==> run R <==
## battle_ship
module battle_ship(
      input wire clk,			 
      input wire clr,
      input wire btnU,
      input wire btnD,
      input wire btnR,
      input wire btnL,
      input wire sel,
	    input sw,
      output wire [2:0] red,	 
      output wire [2:0] green,   
      output wire [1:0] blue,	     
      output wire [3:0] an,
      output wire [7:0] seg,
      output wire hsync,		 
      output wire vsync			 
	);
export LEC_CHECK = 0
export CAP_MARGIN = 20
export CORE_MARGIN = 2
export CORE_UTILIZATION = 70
export CTS_CLUSTER_DIAMETER = 80
export SLEW_MARGIN = 20
create_clock -name core_clock -period 3.24 [get_ports {clk}]
run.sh (not shown) runs the stock make flow with config.mk's settings and CLKGATE_MAP_FILE=.
==> inputs of run F, as changes to run R <==
--- a/flow/config.mk
+++ b/flow/config.mk
@@ -8,5 +8,5 @@
 export CAP_MARGIN = 20
 export CORE_MARGIN = 2
-export CORE_UTILIZATION = 70
-export CTS_CLUSTER_DIAMETER = 80
+export CORE_UTILIZATION = 54
+export CTS_CLUSTER_SIZE = 61
 export SLEW_MARGIN = 20
==> flow/constraint.sdc (replaced) <==
create_clock -name core_clock -period 5.4 [get_ports {clk}]
set_input_delay 1.0800 -clock core_clock [delete_from_list [all_inputs] [get_ports {clk}]]
set_output_delay 1.0800 -clock core_clock [all_outputs]
set_load 0.01 [all_outputs]
==> inputs of run Z, as changes to run R <==
--- a/flow/config.mk
+++ b/flow/config.mk
@@ -8,5 +8,4 @@
 export CAP_MARGIN = 20
 export CORE_MARGIN = 2
-export CORE_UTILIZATION = 70
-export CTS_CLUSTER_DIAMETER = 80
+export CORE_UTILIZATION = 66
 export SLEW_MARGIN = 20
==> flow/constraint.sdc (replaced) <==
create_clock -name core_clock -period 3.43 [get_ports {clk}]
set_input_delay 0.6860 -clock core_clock [delete_from_list [all_inputs] [get_ports {clk}]]
set_output_delay 0.6860 -clock core_clock [all_outputs]
set_load 0.01 [all_outputs]
==> results.json <==
{
  "post_dp_cell_area_um2": 16160,
  "postCtsResizedCells": 99,
  "die_h_um": 144.8,
  "floorplan.rows": 51,
  "gpl.final_weighted_congestion": 1.289,
  "dieWidth_um": 144.8,
  "toolErrorMsg": "[ERROR GRT-0232] Routing congestion too high. Check the congestion heatmap in the GUI.",
  "stop_stage": "global routing",
  "grt.met2_usage_pct": 91.34,
  "coreArea_um2": 19460,
  "status": "stopped before the end"
}
# the run above: run R

==> results.json <==
{
  "post-route-worst-setup-slack_ns": -0.3958,
  "gpl.final_weighted_congestion": 1.133,
  "grt.met2_usage_pct": 77.76,
  "coreArea_um2": 20820,
  "setup-violations-final": 9,
  "so.violations": "negative setup slack",
  "status": "complete, but fails checks"
}
# the run above: run Z

==> results.json <==
{
  "status": "complete, no violations",
  "coreArea_um2": 25180,
  "openroad_warning_count": 34,
  "grt.met2_usage_pct": 54.20,
  "die_h_um": 164.3,
  "gpl.final_weighted_congestion": 1.060,
  "dieWidth_um": 164.3,
  "floorplan.rows": 58,
  "synth.area.top_cells": "dfxtp_1, nor2_1, a21oi_1",
  "combinationalPowerShare_pct": 13.1,
  "slew-limit-headroom_pct": 27.63
}
# the run above: run F


==> run a <==
battle_ship again, from the RTL that the note above started with.
Settings: LEC_CHECK=0, CAP_MARGIN=30, CELL_PAD_IN_SITES_DETAIL_PLACEMENT=2, CELL_PAD_IN_SITES_GLOBAL_PLACEMENT=1, CORE_ASPECT_RATIO=1.69, CORE_MARGIN=4, CORE_UTILIZATION=61, CTS_CLUSTER_SIZE=23, GPL_ROUTABILITY_DRIVEN=1, MAX_ROUTING_LAYER=met4, PLACE_DENSITY_LB_ADDON=0.14, SETUP_SLACK_MARGIN=0.22, SLEW_MARGIN=20, TNS_END_PERCENT=5; clock period 3.47 ns.
==> run b (differences from run a) <==
- CAP_MARGIN: 30 -> 20
- CELL_PAD_IN_SITES_DETAIL_PLACEMENT: 2 -> not set
- CELL_PAD_IN_SITES_GLOBAL_PLACEMENT: 1 -> not set
- CORE_ASPECT_RATIO: 1.69 -> not set
- CORE_MARGIN: 4 -> 2
- CORE_UTILIZATION: 61 -> 70
- CTS_CLUSTER_SIZE: 23 -> 32
- GPL_ROUTABILITY_DRIVEN: 1 -> not set
- MAX_ROUTING_LAYER: met4 -> not set
- PLACE_DENSITY_LB_ADDON: 0.14 -> not set
- SETUP_SLACK_MARGIN: 0.22 -> not set
- TNS_END_PERCENT: 5 -> not set
==> flow/constraint.sdc (replaced) <==
create_clock -name core_clock -period 8.68 [get_ports {clk}]
set_input_delay 1.7360 -clock core_clock [delete_from_list [all_inputs] [get_ports {clk}]]
set_output_delay 1.7360 -clock core_clock [all_outputs]
set_load 0.01 [all_outputs]
==> comparison <==
Run a ended with an error in 3_1_place_gp_skip_io on FLW-0024. Run b finished clean.
In synthesized cell count, run b and run a do not differ.
In area after synthesis, run b and run a do not differ.
Against run b, the die size of run a is higher by about 20%.

==> inputs of wip/umber <==
battle_ship again, from the RTL that the note above started with.
clock: 3.97 ns
lec_check: 0
abc_area: 1
cap_margin: 20
core_margin: 2
core_utilization: 72
cts_cluster_diameter: 232
cts_cluster_size: 20
place_density: 0.79
setup_slack_margin: 0.35
slew_margin: 20
==> inputs of wip/zinc, as changes to wip/umber <==
==> flow/config.mk (replaced) <==
export PLATFORM = sky130hd
export DESIGN_NAME = battle_ship
export DESIGN_NICKNAME = battle_ship
export VERILOG_FILES = /design/flow/design.v
export SDC_FILE = /design/flow/constraint.sdc
export NUM_CORES = 4
export LEC_CHECK = 0
export CAP_MARGIN = 20
export CORE_MARGIN = 2
export CORE_UTILIZATION = 72
export PLACE_DENSITY_LB_ADDON = 0.2
export SLEW_MARGIN = 20
==> flow/constraint.sdc (replaced) <==
create_clock -name core_clock -period 3.54 [get_ports {clk}]
set_input_delay 0.7080 -clock core_clock [delete_from_list [all_inputs] [get_ports {clk}]]
set_output_delay 0.7080 -clock core_clock [all_outputs]
set_load 0.01 [all_outputs]
==> inputs of wip/violet, as changes to wip/umber <==
==> flow/config.mk (replaced) <==
export PLATFORM = sky130hd
export DESIGN_NAME = battle_ship
export DESIGN_NICKNAME = battle_ship
export VERILOG_FILES = /design/flow/design.v
export SDC_FILE = /design/flow/constraint.sdc
export NUM_CORES = 4
export LEC_CHECK = 0
export CAP_MARGIN = 20
export CORE_MARGIN = 2
export CORE_UTILIZATION = 72
export SETUP_SLACK_MARGIN = -0.22
export SLEW_MARGIN = 20
==> flow/constraint.sdc (replaced) <==
create_clock -name core_clock -period 3.58 [get_ports {clk}]
set_input_delay 0.7160 -clock core_clock [delete_from_list [all_inputs] [get_ports {clk}]]
set_output_delay 0.7160 -clock core_clock [all_outputs]
set_load 0.01 [all_outputs]
==> results <==
| quantity | wip/umber | wip/violet | wip/zinc |
|---|---|---|---|
| Post-synth design cell area | 13,900 µm² | 13,900 µm² | 13,900 µm² |
| Status | did not finish | failed layout checks | did not finish |
| Last stage reached | clock tree synthesis | - | global routing |
| Violated checks | - | negative setup slack | - |
| Die Outline Area | 20,400 µm² | 20,400 µm² | 20,400 µm² |
| Hold-fix buffers, CTS | - | 0 | 0 |
| Root buf cell | - | sky130_fd_sc_hd__clkbuf_16 | sky130_fd_sc_hd__clkbuf_16 |
| XOR-XNOR Cells, Area Fraction | 1.71% | 2.40% | 2.40% |
| Die X-Extent | 143 µm | 143 µm | 143 µm |
| Portion of synthesized cell area occupied by the leading cell type | 34.2% | 34.2% | 34.2% |
| FP Util | 73.6% | 73.7% | 73.7% |
| Die Ht | 143 µm | 143 µm | 143 µm |
| Maximum level of the CTS H-tree | - | 1 | 1 |
| Multiplexer area fraction after synthesis | 0% | 0.658% | 0.658% |
| Pre-CTS WS | -0.954 ns | -0.179 ns | -0.243 ns |
| Number of buffers on the longest clock path | - | 3 | 3 |
| Area fraction in compound gates after synthesis | 17.4% | 25.8% | 25.8% |
| And+or+nand+nor area frac | 30.2% | 28.3% | 28.3% |
| Placed Instance Area | 17,200 µm² | 15,300 µm² | 15,500 µm² |
| Net count after synthesis | 2,238 | 1,895 | 1,895 |
| Chip area estimate from yosys synthesis | 13,900 µm² | 13,900 µm² | 13,900 µm² |
| Netlist cell types | 58 | 103 | 103 |
| Cell with the most instances after synthesis | sky130_fd_sc_hd__nand2_1 | sky130_fd_sc_hd__nor2_1 | sky130_fd_sc_hd__nor2_1 |
